== job 962 ==
Design pit, start of the top module:
module pit(
	input               clk,
	input               rst_n,
	output              irq,
	input       [2:0]   io_address,
	input               io_read,
	output reg  [7:0]   io_readdata,
	input               io_write,
	input       [7:0]   io_writedata,
	output              speaker_out,
	input      [27:0]   clock_rate
);
reg [27:0] clk_rate;
always @(posedge clk) clk_rate <= clock_rate;
reg ce_system_counter;
reg [27:0] sum;
always @(posedge clk) begin : system_counter
	reg [27:0] sum_next;
	sum_next = sum + 28'd2386362;  
	ce_system_counter <= 1'b0;
	if(rst_n == 1'b0) sum <= 28'd0;
	else if(sum_next >= clk_rate) begin
		sum <= sum_next - clk_rate;
		ce_system_counter <= 1'b1;
	end
	else sum <= sum_next;
end
reg system_clock;
always @(posedge clk) begin
    if(rst_n == 1'b0)           system_clock <= 1'b0;
    else if(ce_system_counter)  system_clock <= ~system_clock;
end
always @(posedge clk) if(io_read) io_readdata <=
    (io_read && io_address == 0) ? counter_0_readdata :
    (io_read && io_address == 1) ? counter_1_readdata :
    (io_read && io_address == 2) ? counter_2_readdata :
  ...
Size in the first run: roughly 2200 cells after synthesis, about 53 I/O pins, roughly 17000 sq um of cells after synthesis.
==> flow/config.mk <==
export PLATFORM = sky130hd
export DESIGN_NAME = pit
export DESIGN_NICKNAME = pit
export VERILOG_FILES = /design/flow/design.v
export SDC_FILE = /design/flow/constraint.sdc
export NUM_CORES = 4
export LEC_CHECK = 0
export CAP_MARGIN = 20
export CORE_MARGIN = 2
export CORE_UTILIZATION = 72
export PLACE_DENSITY = 0.35
export SETUP_SLACK_MARGIN = 2.44
export SLEW_MARGIN = 20
==> flow/constraint.sdc <==
create_clock -name core_clock -period 9.45 [get_ports {clk}]
set_input_delay 1.8900 -clock core_clock [delete_from_list [all_inputs] [get_ports {clk}]]
set_output_delay 1.8900 -clock core_clock [all_outputs]
set_load 0.01 [all_outputs]
run.sh (not shown) runs the stock make flow with config.mk's settings and CLKGATE_MAP_FILE=.
Job 962 | stages: all done | timing, DRC, antenna: all pass
Modified inputs, job 7156 compared to job 962
- PLACE_DENSITY: 0.35 -> 0.4
- ABC_AREA: unset -> 1
- SETUP_SLACK_MARGIN: 2.44 -> unset
- the clock period (ns, I/O delays scaled along): 9.45 -> 3.62
[summary]
- Completing all stages was not enough for job 7156: its layout failed the final checks because of negative setup slack.
- sky130_fd_sc_hd__ha_1 as the slowest cell on the critical path was reported by job 7156, and sky130_fd_sc_hd__a2111oi_1 by job 962.
- Final period utilization ends up higher on job 7156.
- Critical path depth in job 7156 is 1 above job 962.
- Job 962 reports its worst setup path endpoint as sum[24]$_SDFF_PN0_ while job 7156 reports sum[22]$_SDFF_PN0_.
- Core util | job 7156 vs job 962 | job 7156 higher
For job 292, these inputs were changed with respect to job 7156:
- PLACE_DENSITY removed (was 0.4)
- CTS_CLUSTER_DIAMETER newly set to 153
- PLACE_DENSITY_LB_ADDON newly set to 0.08
- the clock period (ns, I/O delays scaled along) changed from 3.62 to 3.28
==> comparison <==
Of job 292 and job 7156, it is job 292 that has the lower final critical delay including setup and external delays. [flow] job 292 | stages: complete | final checks: fail | reason: negative setup slack. When job 292 is set beside job 7156, its number of setup buffers added after CTS turns out to be 8 larger. NOTE: total power in job 292 exceeds that of job 7156. Looking at capturing instance or port of the critical path, the sum[5]$_SDFF_PN0_ result is from job 292; the sum[22]$_SDFF_PN0_ one comes from job 7156. Diff job 7156..job 292 | antenna cell count | negligible. [compare] base=job 7156 new=job 292: maximum fanout count along the critical path picked up an extra 4; final setup skew lost 5.2 ps.

## alpha
Starting RTL as in the previous note.
==> flow/design.v (excerpt) <==
module pit(
	input               clk,
	input               rst_n,
	output              irq,
	input       [2:0]   io_address,
	input               io_read,
	output reg  [7:0]   io_readdata,
	input               io_write,
	input       [7:0]   io_writedata,
	output              speaker_out,
	input      [27:0]   clock_rate
);
Settings: LEC_CHECK=0, CAP_MARGIN=20, CORE_MARGIN=2, CORE_UTILIZATION=40, MIN_ROUTING_LAYER=met2, SLEW_MARGIN=20, TNS_END_PERCENT=5; clock period 10.0 ns.
--- input diff alpha..beta ---
Settings: a change of CORE_UTILIZATION from 40 to 72; an added SETUP_SLACK_MARGIN of 1.41; an added PLACE_DENSITY of 0.67; a deleted MIN_ROUTING_LAYER that had been met2; a change of the clock period (ns, I/O delays scaled along) from 10.0 to 9.45.
### Flow results
- Minimum setup slack among reg-to-reg paths delta (beta − alpha): unfavourable
- Delta (beta minus alpha): maximum clock frequency rose 19 MHz; number of instances on the worst hold path fell 1; HPWL after detailed placement fell about 4.6%; utilization rose 35 points.
- Of beta and alpha, the lower share of total power consumed by net switching belongs to beta.

Starting RTL as in the previous note.
Settings: LEC_CHECK=0, ABC_AREA=1, CAP_MARGIN=15, CELL_PAD_IN_SITES_DETAIL_PLACEMENT=1, CORE_ASPECT_RATIO=0.63, CORE_MARGIN=5, CORE_UTILIZATION=64, CTS_CLUSTER_DIAMETER=359, GPL_ROUTABILITY_DRIVEN=0, HOLD_SLACK_MARGIN=0.19, MIN_ROUTING_LAYER=met1, PLACE_DENSITY_LB_ADDON=0.29, SETUP_SLACK_MARGIN=2.04, SLEW_MARGIN=5; clock period 6.96 ns.
The baseline stopped in detailed placement (3_5_place_dp) on DPL-0033.
Rerun with:
--- a/flow/config.mk
+++ b/flow/config.mk
@@ -6,7 +6,7 @@
 export NUM_CORES = 4
 export LEC_CHECK = 0
-export ABC_AREA = 1
+export ABC_AREA = 0
 export CAP_MARGIN = 15
-export CELL_PAD_IN_SITES_DETAIL_PLACEMENT = 1
+export CELL_PAD_IN_SITES_DETAIL_PLACEMENT = 0
 export CORE_ASPECT_RATIO = 0.63
 export CORE_MARGIN = 5
@@ -14,5 +14,4 @@
 export CTS_CLUSTER_DIAMETER = 359
 export GPL_ROUTABILITY_DRIVEN = 0
-export HOLD_SLACK_MARGIN = 0.19
 export MIN_ROUTING_LAYER = met1
 export PLACE_DENSITY_LB_ADDON = 0.29
The new run went through all stages and came out clean.
Synthesized cell count shrinks by roughly a tenth.
Synthesized area shrinks slightly.
Die size shrinks slightly.
Rerun with:
==> flow/config.mk (replaced) <==
export PLATFORM = sky130hd
export DESIGN_NAME = pit
export DESIGN_NICKNAME = pit
export VERILOG_FILES = /design/flow/design.v
export SDC_FILE = /design/flow/constraint.sdc
export NUM_CORES = 4
export LEC_CHECK = 0
export CAP_MARGIN = 20
export CORE_MARGIN = 2
export CORE_UTILIZATION = 72
export PLACE_DENSITY = 0.67
export SLEW_MARGIN = 20
==> flow/constraint.sdc (replaced) <==
create_clock -name core_clock -period 9.45 [get_ports {clk}]
set_input_delay 1.8900 -clock core_clock [delete_from_list [all_inputs] [get_ports {clk}]]
set_output_delay 1.8900 -clock core_clock [all_outputs]
set_load 0.01 [all_outputs]
The changed run passed the timing, DRC and antenna checks.
Via count falls by 0.48%.
Power falls by 27%.
Synthesized area stays the same.
Synthesized cell count is unchanged.
Design area is about the same.
Clock skew falls by 8.0 ps.
Rerun with:
--- a/flow/config.mk
+++ b/flow/config.mk
@@ -8,5 +8,4 @@
 export CAP_MARGIN = 20
 export CORE_MARGIN = 2
-export CORE_UTILIZATION = 72
-export PLACE_DENSITY = 0.67
+export CORE_UTILIZATION = 65
 export SLEW_MARGIN = 20
==> flow/constraint.sdc (replaced) <==
create_clock -name core_clock -period 5.12 [get_ports {clk}]
set_input_delay 1.0240 -clock core_clock [delete_from_list [all_inputs] [get_ports {clk}]]
set_output_delay 1.0240 -clock core_clock [all_outputs]
set_load 0.01 [all_outputs]
- The new run completed without violations
- maximum frequency is higher by 9.1%
- die area is higher by 10%
- sequential cell count is unchanged
- total power is higher by 94%
- design area is higher by 1.5%
- register-to-register slack gets worse by 3900 ps
- final cell count is higher by 1.3%
- hold slack gets worse by 11 ps
- routed wire length is lower by 0.92%
- utilization is lower by 6.9 points
- combinational power is higher by 83%

pit again, from the RTL that the note above started with.
make LEC_CHECK=0 CAP_MARGIN=20 CORE_MARGIN=2 CORE_UTILIZATION=72 CTS_CLUSTER_DIAMETER=119 PLACE_DENSITY=0.66 SETUP_SLACK_MARGIN=-0.46 SLEW_MARGIN=20 finish   # period 6.36 ns
Then changed:
--- a/flow/config.mk
+++ b/flow/config.mk
@@ -8,7 +8,5 @@
 export CAP_MARGIN = 20
 export CORE_MARGIN = 2
-export CORE_UTILIZATION = 72
-export CTS_CLUSTER_DIAMETER = 119
-export PLACE_DENSITY = 0.66
-export SETUP_SLACK_MARGIN = -0.46
+export CORE_UTILIZATION = 70
+export CTS_CLUSTER_SIZE = 14
 export SLEW_MARGIN = 20
==> flow/constraint.sdc (replaced) <==
create_clock -name core_clock -period 3.51 [get_ports {clk}]
set_input_delay 0.7020 -clock core_clock [delete_from_list [all_inputs] [get_ports {clk}]]
set_output_delay 0.7020 -clock core_clock [all_outputs]
set_load 0.01 [all_outputs]
After rerunning: Now the flow ran to the end with violations: negative setup slack. Clock-buffer cell count came out higher by 3. Combinational power came out higher to 2.7 times its value. Die area came out higher by a few percent. Sequential power came out higher by well over a third. Synthesized cell count stays the same. First-iteration DRC count came out lower slightly. Hold slack degrades by 0.0035 ns. Cell area came out higher by a little under a tenth.
Then changed:
--- a/flow/config.mk
+++ b/flow/config.mk
@@ -7,6 +7,6 @@
 export LEC_CHECK = 0
 export CAP_MARGIN = 20
+export CELL_PAD_IN_SITES_DETAIL_PLACEMENT = 2
 export CORE_MARGIN = 2
-export CORE_UTILIZATION = 70
-export CTS_CLUSTER_SIZE = 14
+export CORE_UTILIZATION = 40
 export SLEW_MARGIN = 20
==> flow/constraint.sdc (replaced) <==
create_clock -name core_clock -period 3.56 [get_ports {clk}]
set_input_delay 0.7120 -clock core_clock [delete_from_list [all_inputs] [get_ports {clk}]]
set_output_delay 0.7120 -clock core_clock [all_outputs]
set_load 0.01 [all_outputs]
Result: Now the flow finished with max-capacitance violations, max-slew violations, negative setup slack left. Synthesized cell count is unchanged. Cell count came out higher by 11%. Clock power grows by 21%.
No activity file was given, so power comes from the tool's default toggle rates.
